Design enc_bundler_top, start of the top module:
module enc_bundler_top(
	input  wire 						clk,
	input  wire 						nrst,
	input  wire 						bundling_features,
	input  wire [617-1:0]	bits_to_bundle,
	output logic 						encoded_bit
	);
Size in the first run: about 1 flip-flops, about 17,000 um^2 of cells after synthesis.
clock: 3.29 ns
lec_check: 0
abc_area: 1
cap_margin: 20
core_margin: 2
core_utilization: 72
cts_cluster_diameter: 352
cts_cluster_size: 99
place_density: 0.6
setup_slack_margin: 0.97
slew_margin: 20
run.sh (not shown) runs the stock make flow with config.mk's settings and CLKGATE_MAP_FILE=.
The baseline died in 3_2_place_iop on PPL-0024.
Edit:
- ABC_AREA: 1 -> not set
- CORE_UTILIZATION: 72 -> 40
- CTS_CLUSTER_DIAMETER: 352 -> not set
- CTS_CLUSTER_SIZE: 99 -> not set
- SETUP_SLACK_MARGIN: 0.97 -> not set
- clock period: 3.29 -> 11.8 ns (I/O delays scaled with it)
Outcome: The changed run went through all stages and came out clean. Synthesized cell count came out lower by a few percent. Synthesized area came out lower slightly. Die size came out higher by well over a third.
Edit:
- CELL_PAD_IN_SITES_GLOBAL_PLACEMENT: not set -> 2
- CTS_CLUSTER_DIAMETER: not set -> 198
- PLACE_DENSITY: 0.6 -> not set
- clock period: 11.8 -> 12.5 ns (I/O delays scaled with it)
Effect:
- The new run completed without violations
- via count is lower slightly
- routed wire length is lower by a few percent
- utilization stays flat
- clock skew is unchanged
Edit:
- ABC_AREA: not set -> 1
- CELL_PAD_IN_SITES_GLOBAL_PLACEMENT: 2 -> 1
- CORE_ASPECT_RATIO: not set -> 1.94
- GPL_ROUTABILITY_DRIVEN: not set -> 0
- PLACE_DENSITY_LB_ADDON: not set -> 0.29
- TNS_END_PERCENT: not set -> 60
Clock skew stays the same.
Via count went up by 2.9%.
Die size went up by 0.71%.
Global-route usage went up by 1.3 points.
Wire length went up by 7.5%.
Worst hold slack got worse by 0.14 ns.
Edit:
- ABC_AREA: 1 -> not set
- CELL_PAD_IN_SITES_GLOBAL_PLACEMENT: 1 -> not set
- CORE_ASPECT_RATIO: 1.94 -> not set
- CORE_UTILIZATION: 40 -> 27
- CTS_CLUSTER_DIAMETER: 198 -> 281
- CTS_CLUSTER_SIZE: not set -> 90
- GPL_ROUTABILITY_DRIVEN: 0 -> not set
- MIN_ROUTING_LAYER: not set -> met2
- PLACE_DENSITY_LB_ADDON: 0.29 -> 0.04
- SETUP_SLACK_MARGIN: not set -> -0.88
- TNS_END_PERCENT: 60 -> 10
The changed run completed without violations.
Die area rose by well over a third.
Worst hold slack gets better by 0.077 ns.
Maximum frequency drops by a few percent.
Cell area came out higher slightly.
Edit:
- CELL_PAD_IN_SITES_GLOBAL_PLACEMENT: not set -> 1
- CORE_ASPECT_RATIO: not set -> 1.2
- CORE_UTILIZATION: 27 -> 45
- CTS_CLUSTER_DIAMETER: 281 -> 399
- CTS_CLUSTER_SIZE: 90 -> 70
- GPL_ROUTABILITY_DRIVEN: not set -> 1
- GPL_TIMING_DRIVEN: not set -> 0
- MAX_ROUTING_LAYER: not set -> met5
- MIN_ROUTING_LAYER: met2 -> not set
- PLACE_DENSITY: not set -> 0.38
- PLACE_DENSITY_LB_ADDON: 0.04 -> not set
- SETUP_SLACK_MARGIN: -0.88 -> -1.15
After rerunning: The new run completed with no timing, DRC or antenna violations. Worst hold slack improves by 0.10 ns. Area after synthesis stays the same. Setup slack improves by 0.10 ns. Design area falls by a few percent. Synthesized cell count stays the same. Fmax rises slightly.


Starting RTL as in the previous note.
clock: 12.5 ns
lec_check: 0
cap_margin: 20
core_aspect_ratio: 1.97
core_margin: 8
core_utilization: 55
cts_cluster_diameter: 272
cts_cluster_size: 90
min_routing_layer: met1
place_density_lb_addon: 0.04
setup_slack_margin: -1.24
slew_margin: 20
Then changed:
==> flow/config.mk (replaced) <==
export PLATFORM = sky130hd
export DESIGN_NAME = enc_bundler_top
export DESIGN_NICKNAME = enc_bundler_top
export VERILOG_FILES = /design/flow/design.v
export SDC_FILE = /design/flow/constraint.sdc
export NUM_CORES = 4
export LEC_CHECK = 0
export ABC_AREA = 1
export CAP_MARGIN = 20
export CELL_PAD_IN_SITES_GLOBAL_PLACEMENT = 2
export CORE_ASPECT_RATIO = 0.5
export CORE_MARGIN = 2
export CORE_UTILIZATION = 40
export CTS_CLUSTER_DIAMETER = 198
export HOLD_SLACK_MARGIN = 0.15
export SLEW_MARGIN = 20
Result: Final cell count rose by 8.6%; sequential share of layout area hardly moves; first-iteration DRC count went down by 27%.
Then changed:
==> flow/config.mk (replaced) <==
export PLATFORM = sky130hd
export DESIGN_NAME = enc_bundler_top
export DESIGN_NICKNAME = enc_bundler_top
export VERILOG_FILES = /design/flow/design.v
export SDC_FILE = /design/flow/constraint.sdc
export NUM_CORES = 4
export LEC_CHECK = 0
export CAP_MARGIN = 20
export CORE_ASPECT_RATIO = 0.5
export CORE_MARGIN = 9
export CORE_UTILIZATION = 55
export CTS_CLUSTER_DIAMETER = 272
export CTS_CLUSTER_SIZE = 90
export MIN_ROUTING_LAYER = met1
export PLACE_DENSITY = 0.35
export SLEW_MARGIN = 20
=>
- The changed run passed the timing, DRC and antenna checks
- utilization rose by 23 points
- worst hold slack gets better by 0.055 ns
Then changed:
==> flow/config.mk (replaced) <==
export PLATFORM = sky130hd
export DESIGN_NAME = enc_bundler_top
export DESIGN_NICKNAME = enc_bundler_top
export VERILOG_FILES = /design/flow/design.v
export SDC_FILE = /design/flow/constraint.sdc
export NUM_CORES = 4
export LEC_CHECK = 0
export CAP_MARGIN = 20
export CORE_MARGIN = 2
export CORE_UTILIZATION = 27
export CTS_CLUSTER_DIAMETER = 395
export CTS_CLUSTER_SIZE = 90
export MIN_ROUTING_LAYER = met1
export PLACE_DENSITY = 0.81
export SLEW_MARGIN = 20
export TNS_END_PERCENT = 10
Outcome:
- The new run completed without violations
- routed wire length came out higher by about 9%
- cell area grows by 2.3%
- synthesized cell count is unchanged
- clock skew does not change
- die size increases by about 70%
- via count came out lower by about 0.65%


Setup of north:
Starting RTL as in the previous note.
Design enc_bundler_top, start of the top module:
module enc_bundler_top(
	input  wire 						clk,
	input  wire 						nrst,
	input  wire 						bundling_features,
	input  wire [617-1:0]	bits_to_bundle,
	output logic 						encoded_bit
	);
Settings: LEC_CHECK=0, ABC_AREA=0, CAP_MARGIN=20, CELL_PAD_IN_SITES_DETAIL_PLACEMENT=2, CELL_PAD_IN_SITES_GLOBAL_PLACEMENT=1, CORE_ASPECT_RATIO=1.94, CORE_MARGIN=2, CORE_UTILIZATION=40, CTS_CLUSTER_DIAMETER=39, GPL_ROUTABILITY_DRIVEN=0, PLACE_DENSITY_LB_ADDON=0.29, SLEW_MARGIN=20, TNS_END_PERCENT=60; clock period 12.5 ns.
What ended north was a tool error in detailed placement; the run never finished.
Relative to north, the following input files were edited for south:
Settings: swapping 0.29 for 0.04 in PLACE_DENSITY_LB_ADDON; swapping 20 for 15 in SLEW_MARGIN; putting CTS_CLUSTER_SIZE at 59 where nothing was set; putting HOLD_SLACK_MARGIN at 0.17 where nothing was set; swapping 40 for 55 in CORE_UTILIZATION; swapping 39 for 320 in CTS_CLUSTER_DIAMETER.
Findings:
south did not finish; a tool error ended it in detailed placement. Compared with north, core footprint in south decreased by more than a quarter. Taking north as the reference, in south share of the core filled by cells before placement up 15 points; post-synthesis instance area flat. Reported for south and north, simple-gate share of the synthesized area turned out identical to the last digit.


v18:
Starting RTL as in the previous note.
clock: 12.5 ns
lec_check: 0
cap_margin: 20
core_margin: 2
core_utilization: 55
cts_cluster_diameter: 272
cts_cluster_size: 90
gpl_timing_driven: 0
min_routing_layer: met1
place_density: 0.61
slew_margin: 20
tns_end_percent: 5
v18 completed every stage of the flow, and the final layout passed the timing, DRC and antenna checks.
Changes in v22 relative to v18:
# v18
export LEC_CHECK = 0
export CAP_MARGIN = 20
export CORE_MARGIN = 2
export CORE_UTILIZATION = 55
export CTS_CLUSTER_DIAMETER = 272
export CTS_CLUSTER_SIZE = 90
export GPL_TIMING_DRIVEN = 0
export MIN_ROUTING_LAYER = met1
export PLACE_DENSITY = 0.61
export SLEW_MARGIN = 20
export TNS_END_PERCENT = 5
create_clock -name core_clock -period 12.5 [get_ports {clk}]
# v22
export LEC_CHECK = 0
export CAP_MARGIN = 20
export CELL_PAD_IN_SITES_GLOBAL_PLACEMENT = 1
export CORE_ASPECT_RATIO = 1.2
export CORE_MARGIN = 2
export CORE_UTILIZATION = 45
export CTS_CLUSTER_DIAMETER = 80
export CTS_CLUSTER_SIZE = 72
export GPL_ROUTABILITY_DRIVEN = 1
export GPL_TIMING_DRIVEN = 0
export MAX_ROUTING_LAYER = met5
export PLACE_DENSITY_LB_ADDON = 0.24
export SETUP_SLACK_MARGIN = -1.24
export SLEW_MARGIN = 20
export TNS_END_PERCENT = 10
create_clock -name core_clock -period 12.5 [get_ports {clk}]
--- outcome ---
Any difference in number of nets at floorplan between v22 and v18 is small enough to ignore. Between v18 and v22, the pin slew with the least headroom to its limit is higher for v22. v22 ends up with a final wirelength that is about 1.5% lower than in v18. Compared to v18, v22 has setup slack 110 ps higher.
Inputs modified between v22 and v21:
# v22
export LEC_CHECK = 0
export CAP_MARGIN = 20
export CELL_PAD_IN_SITES_GLOBAL_PLACEMENT = 1
export CORE_ASPECT_RATIO = 1.2
export CORE_MARGIN = 2
export CORE_UTILIZATION = 45
export CTS_CLUSTER_DIAMETER = 80
export CTS_CLUSTER_SIZE = 72
export GPL_ROUTABILITY_DRIVEN = 1
export GPL_TIMING_DRIVEN = 0
export MAX_ROUTING_LAYER = met5
export PLACE_DENSITY_LB_ADDON = 0.24
export SETUP_SLACK_MARGIN = -1.24
export SLEW_MARGIN = 20
export TNS_END_PERCENT = 10
create_clock -name core_clock -period 12.5 [get_ports {clk}]
# v21
export LEC_CHECK = 0
export CAP_MARGIN = 20
export CORE_MARGIN = 2
export CORE_UTILIZATION = 55
export CTS_CLUSTER_DIAMETER = 272
export CTS_CLUSTER_SIZE = 90
export MIN_ROUTING_LAYER = met1
export PLACE_DENSITY = 0.83
export SETUP_SLACK_MARGIN = -1.15
export SLEW_MARGIN = 20
create_clock -name core_clock -period 12.5 [get_ports {clk}]
Findings:
Comparing v22 with v21, the part of the cycle the worst path needs came out essentially unchanged.
v21 vs v22 — met1 layer wirelength in the final routing climbed by a little under 10%
The upper clock frequency limit of v21 and that of v22 are within noise of each other.
v21 was carried through to the last stage, and its layout satisfied the timing, DRC and antenna checks.
In the flow results for v22 and v21, the worst hold slack is smaller on v21.
--- input diff v21..v11 ---
# v21
export LEC_CHECK = 0
export CAP_MARGIN = 20
export CORE_MARGIN = 2
export CORE_UTILIZATION = 55
export CTS_CLUSTER_DIAMETER = 272
export CTS_CLUSTER_SIZE = 90
export MIN_ROUTING_LAYER = met1
export PLACE_DENSITY = 0.83
export SETUP_SLACK_MARGIN = -1.15
export SLEW_MARGIN = 20
create_clock -name core_clock -period 12.5 [get_ports {clk}]
# v11
export LEC_CHECK = 0
export CAP_MARGIN = 20
export CELL_PAD_IN_SITES_GLOBAL_PLACEMENT = 1
export CORE_ASPECT_RATIO = 0.5
export CORE_MARGIN = 2
export CORE_UTILIZATION = 45
export CTS_CLUSTER_DIAMETER = 333
export CTS_CLUSTER_SIZE = 82
export GPL_ROUTABILITY_DRIVEN = 1
export GPL_TIMING_DRIVEN = 0
export MAX_ROUTING_LAYER = met5
export PLACE_DENSITY = 0.38
export SETUP_SLACK_MARGIN = -1.15
export SLEW_MARGIN = 20
export TNS_END_PERCENT = 10
create_clock -name core_clock -period 12.5 [get_ports {clk}]
[summary]
- Comparing v11 and v21, the lower time the final worst path needs with I/O delays and setup is on v21.
- v11: number of antenna violations at the first check in global routing lower than v21
- HPWL after detailed placement in v11 is about 8% below v21.
- Compared to v21, the router laid down less metal wire for v11.
- Higher core outline area among v11 and v21: v11
- Looking at upper clock frequency limit across both flows, v11 is the weaker of the two, with v21 ahead.
- v11 against v21; via count is down by a few percent.
- On v11: worst setup slack after layout is 49 ps lower than what v21 gave.


wip/raven:
The RTL this note starts from:
==> flow/design.v <==
module enc_bundler(
	input wire 						bundling_features,
    input wire [617-1:0]	bits_to_bundle,
    output wire 					thresholded_bit
    );
	localparam integer ENCODING_BIT_THR = 6;
    logic [1:0] tree_add_lvl_0	[0:307];
    wire  [2:0] tree_add_lvl_1	[0:153];
    wire  [3:0] tree_add_lvl_2	[0:76];
    wire  [4:0] tree_add_lvl_3	[0:38];
    wire  [5:0] tree_add_lvl_4	[0:18];
    wire  [6:0] tree_add_lvl_5	[0:9];
    wire  [7:0] tree_add_lvl_6	[0:4];
    wire  [8:0] tree_add_lvl_7	[0:1];
    wire  [9:0] tree_add_lvl_8;
    wire  [9:0] accumulated_sum;
	always_comb begin
			for (int i = 0; i < 308; i++ ) begin
			  tree_add_lvl_0[i] = bits_to_bundle[2*i] + bits_to_bundle[(2*i)+1];
			end
	end
    for (genvar i = 0; i < 154; i++ ) begin
      assign tree_add_lvl_1[i] = tree_add_lvl_0[2*i] + tree_add_lvl_0[(2*i)+1];
    end
    for (genvar i = 0; i < 77; i++ ) begin
      assign tree_add_lvl_2[i] = tree_add_lvl_1[2*i] + tree_add_lvl_1[(2*i)+1];
    end
    for (genvar i = 0; i < 38; i++ ) begin
      assign tree_add_lvl_3[i] = tree_add_lvl_2[2*i] + tree_add_lvl_2[(2*i)+1];
    end
    assign tree_add_lvl_3[38] = tree_add_lvl_2[76] + bits_to_bundle[616];
    for (genvar i = 0; i < 19; i++ ) begin
      assign tree_add_lvl_4[i] = tree_add_lvl_3[2*i] + tree_add_lvl_3[(2*i)+1];
    end
    for (genvar i = 0; i < 9; i++ ) begin
      assign tree_add_lvl_5[i] = tree_add_lvl_4[2*i] + tree_add_lvl_4[(2*i)+1];
    end
    assign tree_add_lvl_5[9] = tree_add_lvl_4[18] + tree_add_lvl_3[38];
    for (genvar i = 0; i < 5; i++ ) begin
      assign tree_add_lvl_6[i] = tree_add_lvl_5[2*i] + tree_add_lvl_5[(2*i)+1];
    end
    for (genvar i = 0; i < 2; i++ ) begin
      assign tree_add_lvl_7[i] = tree_add_lvl_6[2*i] + tree_add_lvl_6[(2*i)+1];
    end
    assign tree_add_lvl_8 = tree_add_lvl_7[0] + tree_add_lvl_7[1];
    assign accumulated_sum = tree_add_lvl_8 + tree_add_lvl_6[4]; 
    assign thresholded_bit = (accumulated_sum > ENCODING_BIT_THR) ? 1'b1 : 1'b0;
endmodule  
module enc_bundler_top(
	input  wire 						clk,
	input  wire 						nrst,
	input  wire 						bundling_features,
	input  wire [617-1:0]	bits_to_bundle,
	output logic 						encoded_bit
	);
	wire thresholded_bit;
	enc_bundler ENC_BUNDLER(
		.bundling_features					(bundling_features),
		.bits_to_bundle						(bits_to_bundle),
		.thresholded_bit					(thresholded_bit)
	);
	always_ff @(posedge clk or negedge nrst) begin
		if (!nrst) begin
			encoded_bit <= 1'b0;
		end
		else if (bundling_features) begin
			encoded_bit <= thresholded_bit;
		end
		else begin
			encoded_bit <= encoded_bit;
		end
	end
endmodule
==> flow/config.mk <==
export PLATFORM = sky130hd
export DESIGN_NAME = enc_bundler_top
export DESIGN_NICKNAME = enc_bundler_top
export VERILOG_FILES = /design/flow/design.v
export SDC_FILE = /design/flow/constraint.sdc
export NUM_CORES = 4
export LEC_CHECK = 0
export CAP_MARGIN = 35
export CELL_PAD_IN_SITES_DETAIL_PLACEMENT = 1
export CELL_PAD_IN_SITES_GLOBAL_PLACEMENT = 1
export CORE_ASPECT_RATIO = 1.7
export CORE_MARGIN = 2
export CORE_UTILIZATION = 55
export CTS_CLUSTER_DIAMETER = 180
export CTS_CLUSTER_SIZE = 92
export GPL_ROUTABILITY_DRIVEN = 0
export GPL_TIMING_DRIVEN = 1
export MAX_ROUTING_LAYER = met5
export PLACE_DENSITY = 0.6
export SETUP_SLACK_MARGIN = 3.91
export SLEW_MARGIN = 20
==> flow/constraint.sdc <==
create_clock -name core_clock -period 13.6 [get_ports {clk}]
set_input_delay 2.7200 -clock core_clock [delete_from_list [all_inputs] [get_ports {clk}]]
set_output_delay 2.7200 -clock core_clock [all_outputs]
set_load 0.01 [all_outputs]
wip/raven did not make it past detailed placement, where a tool error ended it.
diff inputs: wip/raven => wip/quartz
- a deleted MAX_ROUTING_LAYER that had been met5
- a deleted CTS_CLUSTER_DIAMETER that had been 180
- a deleted CORE_ASPECT_RATIO that had been 1.7
- a deleted GPL_TIMING_DRIVEN that had been 1
- a deleted CELL_PAD_IN_SITES_GLOBAL_PLACEMENT that had been 1
- a deleted GPL_ROUTABILITY_DRIVEN that had been 0
- a deleted SETUP_SLACK_MARGIN that had been 3.91
- a change of CORE_UTILIZATION from 55 to 40
- a deleted CELL_PAD_IN_SITES_DETAIL_PLACEMENT that had been 1
- a deleted CTS_CLUSTER_SIZE that had been 92
- a change of CAP_MARGIN from 35 to 20
- a change of the clock period (ns, I/O delays scaled along) from 13.6 to 12.5
## What came out
wip/quartz reached the end of the flow, and the finished layout is clean on the timing, DRC and antenna checks. Re number of nets produced by synthesis: no difference whatsoever between wip/raven and wip/quartz. Summary of wip/quartz over wip/raven: yosys synthesis chip area now sits at about the same level, die width now sits higher, synthesized cell count now sits at about the same level. Compared to wip/raven, wip/quartz was floorplanned on a bigger die.
Edits applied to the flow inputs when going from wip/quartz to wip/yarrow:
- setting CTS_CLUSTER_SIZE to 90 for the first time
- removing PLACE_DENSITY (formerly 0.6)
- setting CTS_CLUSTER_DIAMETER to 395 for the first time
- setting MIN_ROUTING_LAYER to met2 for the first time
- setting PLACE_DENSITY_LB_ADDON to 0.04 for the first time
- changing CORE_UTILIZATION from 40 to 27
### Flow results
Summary of wip/yarrow over wip/quartz: worst setup slack saw a decrease.
Start point of the critical path: bits_to_bundle[437] -> wip/yarrow, bits_to_bundle[149] -> wip/quartz
Worst-margin pin slew: wip/yarrow > wip/quartz
NOTE fmax wip/quartz->wip/yarrow decreased slightly
What wip/delta does differently from wip/yarrow at the input level:
- CORE_UTILIZATION changed from 27 to 55
- ABC_AREA newly set to 0
- CELL_PAD_IN_SITES_GLOBAL_PLACEMENT newly set to 1
- SETUP_SLACK_MARGIN newly set to -0.85
- CTS_CLUSTER_SIZE changed from 90 to 85
- CTS_CLUSTER_DIAMETER changed from 395 to 320
- MIN_ROUTING_LAYER removed (was met2)
- CORE_ASPECT_RATIO newly set to 1.94
- HOLD_SLACK_MARGIN newly set to 0.17
- TNS_END_PERCENT newly set to 60
- GPL_ROUTABILITY_DRIVEN newly set to 0
- CELL_PAD_IN_SITES_DETAIL_PLACEMENT newly set to 2
wip/delta is listed as incomplete: the tool reported an error in detailed placement and the run ended there.
wip/yarrow -> wip/delta: flop and latch count out of synthesis delta 0, exact match
From wip/yarrow to wip/delta the numbers moved as follows: share of cell area taken by muxes after synthesis essentially unchanged; adder and majority cell fraction of the synthesized area barely changed; full die area saw a decrease.
Looking at area of the core region, wip/delta sits about 50% lower than wip/yarrow does.
Compared wip/yarrow against wip/delta; distinct cell type count after synthesis within noise.
The height of the chip number comes out higher for wip/yarrow vs wip/delta.
Count of flip-flops with a built-in enable after synthesis delta (wip/delta -> wip/yarrow): insignificant
wip/yarrow → wip/delta: number of cells produced by synthesis did not really move; floorplan die width fell about 50%; synthesized area roughly the same.
